## multiplier
module multiplier (
    output Ready,
    output Valid,
    output [31:0] R,
    input [15:0] X,
    input [15:0] Y,
    input Clk,
    input Rst
);
Size: roughly 1,300 cells after synthesis, ~38 flip-flops, ~68 I/O pins.
export LEC_CHECK = 0
export ABC_AREA = 1
export CAP_MARGIN = 5
export CORE_MARGIN = 2
export CORE_UTILIZATION = 40
export CTS_CLUSTER_DIAMETER = 382
export CTS_CLUSTER_SIZE = 35
export SLEW_MARGIN = 20
export TNS_END_PERCENT = 10
create_clock -name core_clock -period 13.0 [get_ports {Clk}]
run.sh (not shown) runs the stock make flow with config.mk's settings and CLKGATE_MAP_FILE=.
The starting point went through all stages and came out clean.
Next try:
- ABC_AREA: 1 -> default
- CAP_MARGIN: 5 -> 20
- CORE_UTILIZATION: 40 -> 27
- CTS_CLUSTER_DIAMETER: 382 -> default
- CTS_CLUSTER_SIZE: 35 -> default
- TNS_END_PERCENT: 10 -> default
- clock period: 13.0 -> 14.6 ns (I/O delays scaled with it)
Result: First-iteration DRC count grows by 28%. Worst hold slack is better by 48 ps. Clock-buffer cell count is lower by 1. Routed wire length came out higher by 28%. Final area rose by 16%. Die area grows by 75%. Via count came out higher by 21%. Cell count grows by 21%. Global-route usage falls by 9.0 points.

* * *

Starting RTL as in the previous note.
==> flow/design.v (excerpt) <==
module multiplier (
    output Ready,
    output Valid,
    output [31:0] R,
    input [15:0] X,
    input [15:0] Y,
    input Clk,
    input Rst
);
clock: 4.9 ns
lec_check: 0
abc_area: 1
cap_margin: 20
core_aspect_ratio: 1.34
core_margin: 2
core_utilization: 72
cts_cluster_diameter: 288
cts_cluster_size: 99
place_density: 0.86
slew_margin: 20
tns_end_percent: 10
The starting point died in clock tree synthesis (4_1_cts).
Change:
- ABC_AREA: 1 -> default
- CORE_ASPECT_RATIO: 1.34 -> default
- CORE_UTILIZATION: 72 -> 57
- CTS_CLUSTER_DIAMETER: 288 -> default
- CTS_CLUSTER_SIZE: 99 -> default
- PLACE_DENSITY: 0.86 -> default
- TNS_END_PERCENT: 10 -> default
- clock period: 4.9 -> 7.03 ns (I/O delays scaled with it)
What happened: The changed run produced a layout that fails on setup timing. Synthesized cell count grows by 17%. Synthesized area grows by 20%. Die area grows by 49%.

* * *

Starting RTL as in the previous note.
make LEC_CHECK=0 ABC_AREA=1 CAP_MARGIN=20 CORE_MARGIN=2 CORE_UTILIZATION=63 CTS_CLUSTER_DIAMETER=245 GPL_ROUTABILITY_DRIVEN=0 GPL_TIMING_DRIVEN=1 HOLD_SLACK_MARGIN=0.08 MAX_ROUTING_LAYER=met4 PLACE_DENSITY_LB_ADDON=0.01 SLEW_MARGIN=35 finish   # period 20.5 ns
==> next run, changes <==
==> flow/config.mk (replaced) <==
export PLATFORM = sky130hd
export DESIGN_NAME = multiplier
export DESIGN_NICKNAME = multiplier
export VERILOG_FILES = /design/flow/design.v
export SDC_FILE = /design/flow/constraint.sdc
export NUM_CORES = 4
export LEC_CHECK = 0
export ABC_AREA = 1
export CAP_MARGIN = 20
export CORE_MARGIN = 2
export CORE_UTILIZATION = 70
export CTS_CLUSTER_DIAMETER = 28
export SETUP_SLACK_MARGIN = 2.14
export SLEW_MARGIN = 20
==> flow/constraint.sdc (replaced) <==
create_clock -name core_clock -period 8.75 [get_ports {Clk}]
set_input_delay 1.7500 -clock core_clock [delete_from_list [all_inputs] [get_ports {Clk}]]
set_output_delay 1.7500 -clock core_clock [all_outputs]
set_load 0.01 [all_outputs]
=> Now the flow failed in 4_1_cts on DPL-0038. Die size came out lower by 9.7%. Synthesized area is unchanged. Synthesized cell count is unchanged.
==> next run, changes <==
--- a/flow/config.mk
+++ b/flow/config.mk
@@ -11,3 +11,3 @@
 export CORE_UTILIZATION = 70
-export CTS_CLUSTER_DIAMETER = 28
+export CTS_CLUSTER_DIAMETER = 29
 export SETUP_SLACK_MARGIN = 2.14
The new run did not get past 4_1_cts, error DPL-0038.
Die area is unchanged.
Synthesized area does not change.
Synthesized cell count stays the same.
==> next run, changes <==
--- a/flow/config.mk
+++ b/flow/config.mk
@@ -7,8 +7,5 @@
 export LEC_CHECK = 0
-export ABC_AREA = 1
 export CAP_MARGIN = 20
 export CORE_MARGIN = 2
-export CORE_UTILIZATION = 70
-export CTS_CLUSTER_DIAMETER = 29
-export SETUP_SLACK_MARGIN = 2.14
+export CORE_UTILIZATION = 40
 export SLEW_MARGIN = 20
==> flow/constraint.sdc (replaced) <==
create_clock -name core_clock -period 13.0 [get_ports {Clk}]
set_input_delay 2.6000 -clock core_clock [delete_from_list [all_inputs] [get_ports {Clk}]]
set_output_delay 2.6000 -clock core_clock [all_outputs]
set_load 0.01 [all_outputs]
With this change the flow completed with no timing, DRC or antenna violations.
Area after synthesis goes up by 20%.
Synthesized cell count goes up by 17%.
Die size goes up by 110%.

* * *

multiplier again, from the RTL that the note above started with.
export LEC_CHECK = 0
export ABC_AREA = 1
export CAP_MARGIN = 20
export CELL_PAD_IN_SITES_DETAIL_PLACEMENT = 2
export CORE_MARGIN = 5
export CORE_UTILIZATION = 64
export CTS_CLUSTER_DIAMETER = 245
export GPL_ROUTABILITY_DRIVEN = 0
export GPL_TIMING_DRIVEN = 1
export MAX_ROUTING_LAYER = met4
export PLACE_DENSITY_LB_ADDON = 0.01
export SETUP_SLACK_MARGIN = -0.7
export SLEW_MARGIN = 35
create_clock -name core_clock -period 12.9 [get_ports {Clk}]
The starting point did not get past detailed placement (3_5_place_dp) (DPL-0033).
Then changed:
ABC_AREA = unset   (was 1)
CELL_PAD_IN_SITES_DETAIL_PLACEMENT = unset   (was 2)
CORE_MARGIN = 2   (was 5)
CORE_UTILIZATION = 40   (was 64)
CTS_CLUSTER_DIAMETER = unset   (was 245)
GPL_ROUTABILITY_DRIVEN = unset   (was 0)
GPL_TIMING_DRIVEN = unset   (was 1)
MAX_ROUTING_LAYER = unset   (was met4)
PLACE_DENSITY_LB_ADDON = unset   (was 0.01)
SETUP_SLACK_MARGIN = unset   (was -0.7)
SLEW_MARGIN = 20   (was 35)
clock period = 12.7 ns   (was 12.9 ns; I/O delays follow)
What happened: The changed run ran to the end with no violations. Area after synthesis rises by 20%. Die area rises by 72%. Synthesized cell count grows by 17%.

* * *

Starting RTL as in the previous note.
Settings: LEC_CHECK=0, CAP_MARGIN=20, CELL_PAD_IN_SITES_DETAIL_PLACEMENT=2, CORE_ASPECT_RATIO=1.88, CORE_MARGIN=2, CORE_UTILIZATION=32, CTS_CLUSTER_SIZE=75, MIN_ROUTING_LAYER=met1, SLEW_MARGIN=30; clock period 14.3 ns.
The starting point produced a layout that fails on negative setup slack.
Change:
- CELL_PAD_IN_SITES_DETAIL_PLACEMENT: 2 -> unset
- CORE_ASPECT_RATIO: 1.88 -> unset
- CORE_UTILIZATION: 32 -> 66
- CTS_CLUSTER_SIZE: 75 -> unset
- MIN_ROUTING_LAYER: met1 -> unset
- SETUP_SLACK_MARGIN: unset -> 2.14
- SLEW_MARGIN: 30 -> 20
- clock period: 14.3 -> 8.75 ns (I/O delays scaled with it)
What happened: With this change the flow failed in 5_1_grt (GRT-0116); synthesized area stays the same; synthesized cell count stays the same; die size falls by well over a third.

* * *

## ember
Starting RTL as in the previous note.
## multiplier
module multiplier (
    output Ready,
    output Valid,
    output [31:0] R,
    input [15:0] X,
    input [15:0] Y,
    input Clk,
    input Rst
);
    wire [31:0] tmpR;
    Mul mul_1 (tmpR, X, Y);
    Outputer o_0 (Ready, Valid, R, tmpR, Clk, Rst);
endmodule
clock: 13.0 ns
lec_check: 0
abc_area: 1
cap_margin: 5
core_aspect_ratio: 1.37
core_margin: 2
core_utilization: 41
cts_cluster_diameter: 382
cts_cluster_size: 99
place_density: 0.76
setup_slack_margin: -0.67
slew_margin: 20
tns_end_percent: 10
ember | status: complete | timing, DRC, antenna: pass
For garnet, these inputs were changed with respect to ember:
- ABC_AREA: 1 -> unset
- CTS_CLUSTER_SIZE: 99 -> unset
- PLACE_DENSITY: 0.76 -> unset
- CORE_ASPECT_RATIO: 1.37 -> unset
- TNS_END_PERCENT: 10 -> unset
- CORE_UTILIZATION: 41 -> 31
- CAP_MARGIN: 5 -> 20
- CTS_CLUSTER_DIAMETER: 382 -> unset
- SETUP_SLACK_MARGIN: -0.67 -> unset
- the clock period (ns, I/O delays scaled along): 13.0 -> 12.7
==> results <==
Going from ember to garnet, proportion of cell area occupied by registers fell 1.5 points, share of the clock period used by the worst path fell 0.23 points. What ember reported for vertical die dimension has to be multiplied by 1.07 to get the figure for garnet. Delay of the slowest critical-path stage (higher): garnet. garnet: worst-case hold slack 0.048 ns above ember.

* * *

run 1:
Starting RTL as in the previous note.
clock: 11.1 ns
lec_check: 0
cap_margin: 20
core_margin: 2
core_utilization: 70
cts_cluster_size: 56
place_density_lb_addon: 0.28
setup_slack_margin: -0.67
slew_margin: 20
tns_end_percent: 40
Run 1: GRT-0116 in 5_1_grt -> run aborted
Edits applied to the flow inputs when going from run 1 to run 2:
- SETUP_SLACK_MARGIN: -0.67 -> unset
- CTS_CLUSTER_SIZE: 56 -> 99
- ABC_AREA: unset -> 1
- PLACE_DENSITY: unset -> 0.36
- CORE_UTILIZATION: 70 -> 69
- TNS_END_PERCENT: 40 -> unset
- PLACE_DENSITY_LB_ADDON: 0.28 -> unset
- the clock period (ns, I/O delays scaled along): 11.1 -> 5.66
Notes after the runs:
Floorplan utilization: run 1 and run 2 compared, higher one is run 1
The flow ended early for run 2: it failed with a tool error in 4_1_cts.
In run 2 relative to run 1, die size had gone down by more than 10%.
Run 2 vs. run 1: tally of unique sky130hd cells used after synthesis decreased 29%; area after synthesis now sits lower.
Edits applied to the flow inputs when going from run 2 to run 3:
- CTS_CLUSTER_DIAMETER: unset -> 288
- TNS_END_PERCENT: unset -> 10
- the clock period (ns, I/O delays scaled along): 5.66 -> 4.9
## What came out
Run 3: it failed with a tool error in 4_1_cts, so there are no final results.
Run 2 did not make it past 4_1_cts, where a tool error ended it.
Overall die width came out exactly the same in run 2 and run 3.
Run 2 -> run 3: synthesized chip area reported by yosys delta 0, exact match
As far as die area goes, run 3 and run 2 are indistinguishable; the numbers are identical.
From run 2 to run 3, cell area after synthesis did not move at all.
The post-place setup slack in run 3 sits 790 ps below the value recorded for run 2.
Instance area after placement (run 3 over run 2): decrease, 0.68%
Run 3 -> run 2: synthesized cell count delta 0, exact match
Height of the chip: run 3 vs run 2 identical
Re sequential cell area fraction in the yosys report: no difference whatsoever between run 3 and run 2.
Run 3 vs run 2: final HPWL from detailed placement down in run 3
Input changes introduced in run 4 (baseline for comparison: run 3):
- SETUP_SLACK_MARGIN: unset -> 2.14
- CTS_CLUSTER_DIAMETER: 288 -> 27
- CORE_UTILIZATION: 69 -> 66
- TNS_END_PERCENT: 10 -> unset
- PLACE_DENSITY: 0.36 -> unset
- the clock period (ns, I/O delays scaled along): 4.9 -> 8.75
==> comparison <==
The chip area of run 4 is higher than that of run 3.
The initial core utilization in run 4 was lower than what run 3 gave.
~same cell total after placement in run 3 and run 4
The height of the die reported for run 4 is greater than that of run 3 by 2.2%.
Summary of run 4 over run 3: total number of placement rows now larger; chip area line of the yosys report saw little to no change.
Run 4 ends up with higher horizontal die size than run 3 does.
Diff run 3 -> run 4: cell area after placement rose by about 0.55%; setup slack after placement rose by 3570 ps.
The number of flops mapped to enable cells by yosys on run 4 is in line with that on run 3.
None of the runs run 3 and run 4 ends with a clean layout.
For run 4, the flow was terminated by a tool error in 4_1_cts and produced no final design.
Run 3 | ERROR | 4_1_cts
Input changes introduced in run 5 (baseline for comparison: run 4):
- CTS_CLUSTER_SIZE no longer set, was 99
- TNS_END_PERCENT now 40, previously not set
- SETUP_SLACK_MARGIN now 1.26, was 2.14
- ABC_AREA no longer set, was 1
- CORE_UTILIZATION now 58, was 66
- CTS_CLUSTER_DIAMETER no longer set, was 27
- the clock period (ns, I/O delays scaled along) now 7.09, was 8.75
Notes after the runs:
The flow for run 5 finished, though final verification flagged setup timing.
Compared with run 4, in run 5 synthesized area went up by 20%, die span in x has increased.
Across both runs, area fraction in compound gates after synthesis was higher for run 5 than for run 4.
Compared with run 4, total die area in run 5 increased by more than a quarter.
Run 5 vs run 4, placed cell area went up by about 17%.
Run 5 ends up with a core region area that is about 40% higher than in run 4.

* * *

## the previous run
Starting RTL as in the previous note.
## multiplier
module multiplier (
    output Ready,
    output Valid,
    output [31:0] R,
    input [15:0] X,
    input [15:0] Y,
    input Clk,
    input Rst
);
Settings: LEC_CHECK=0, CAP_MARGIN=20, CELL_PAD_IN_SITES_DETAIL_PLACEMENT=0, CORE_ASPECT_RATIO=1.88, CORE_MARGIN=2, CORE_UTILIZATION=67, CTS_CLUSTER_SIZE=75, HOLD_SLACK_MARGIN=-0.01, MIN_ROUTING_LAYER=met1, SETUP_SLACK_MARGIN=0.69, SLEW_MARGIN=10, TNS_END_PERCENT=5; clock period 9.48 ns.
The previous run got as far as global routing, where a tool error ended the run.
Setup changes, the previous run to the current run
# the previous run
export LEC_CHECK = 0
export CAP_MARGIN = 20
export CELL_PAD_IN_SITES_DETAIL_PLACEMENT = 0
export CORE_ASPECT_RATIO = 1.88
export CORE_MARGIN = 2
export CORE_UTILIZATION = 67
export CTS_CLUSTER_SIZE = 75
export HOLD_SLACK_MARGIN = -0.01
export MIN_ROUTING_LAYER = met1
export SETUP_SLACK_MARGIN = 0.69
export SLEW_MARGIN = 10
export TNS_END_PERCENT = 5
create_clock -name core_clock -period 9.48 [get_ports {Clk}]
# the current run
export LEC_CHECK = 0
export CAP_MARGIN = 20
export CORE_MARGIN = 2
export CORE_UTILIZATION = 65
export SETUP_SLACK_MARGIN = -0.67
export SLEW_MARGIN = 20
export TNS_END_PERCENT = 40
create_clock -name core_clock -period 11.1 [get_ports {Clk}]
## What came out
The current run: flow complete, layout not clean; failing: setup timing
Going from the previous run to the current run, post-cts resize count shrinks by 17.
Comparing the current run and the previous run, the higher placeable core region is on the current run.
Any difference in area after synthesis between the previous run and the current run is small enough to ignore.
Comparing the previous run against the current run, there is no change at all in count of mapped cells out of synthesis.
The previous run -> the current run: register bit total from synthesis delta 0, exact match
Compare the current run and the previous run | die area higher: the current run
Cell count after placement: the current run < the previous run
Diff the current run..the previous run | synthesis area per yosys | unchanged
Pre-CTS setup slack (lower): the previous run

* * *

Starting RTL as in the previous note.
clock: 15.0 ns
lec_check: 0
abc_area: 0
cap_margin: 35
cell_pad_in_sites_detail_placement: 0
core_margin: 2
core_utilization: 50
cts_cluster_diameter: 329
cts_cluster_size: 98
gpl_routability_driven: 0
hold_slack_margin: 0.24
max_routing_layer: met4
place_density_lb_addon: 0.3
slew_margin: 30
tns_end_percent: 5
Change:
CAP_MARGIN = 20   (was 35)
CTS_CLUSTER_DIAMETER = 119   (was 329)
CTS_CLUSTER_SIZE = unset   (was 98)
PLACE_DENSITY_LB_ADDON = 0.0   (was 0.3)
SETUP_SLACK_MARGIN = 2.99   (was unset)
TNS_END_PERCENT = 85   (was 5)
Outcome:
- The new run finished with timing, DRC and antenna clean
- total power came out higher by 21%
- first-iteration DRC count came out lower by 11%
- area after synthesis does not change
- via count came out lower by 1.5%
Change:
CORE_UTILIZATION = 72   (was 50)
CTS_CLUSTER_DIAMETER = 348   (was 119)
CTS_CLUSTER_SIZE = 59   (was unset)
HOLD_SLACK_MARGIN = -0.1   (was 0.24)
SETUP_SLACK_MARGIN = 2.62   (was 2.99)
Outcome: The changed run did not get past 5_1_grt, error GRT-0232. Die area is lower by a quarter to a third. Synthesized area stays the same. Synthesized cell count is unchanged.
Change:
CAP_MARGIN = 35   (was 20)
CORE_MARGIN = 10   (was 2)
CORE_UTILIZATION = 50   (was 72)
CTS_CLUSTER_DIAMETER = 260   (was 348)
CTS_CLUSTER_SIZE = 98   (was 59)
PLACE_DENSITY_LB_ADDON = 0.3   (was 0.0)
SETUP_SLACK_MARGIN = unset   (was 2.62)
SLEW_MARGIN = 5   (was 30)
TNS_END_PERCENT = 5   (was 85)
What happened:
- The changed run went through all stages and came out clean
- synthesized area stays the same
- die size goes up by 74%
- synthesized cell count stays the same
Power and IR drop assume default switching activity.
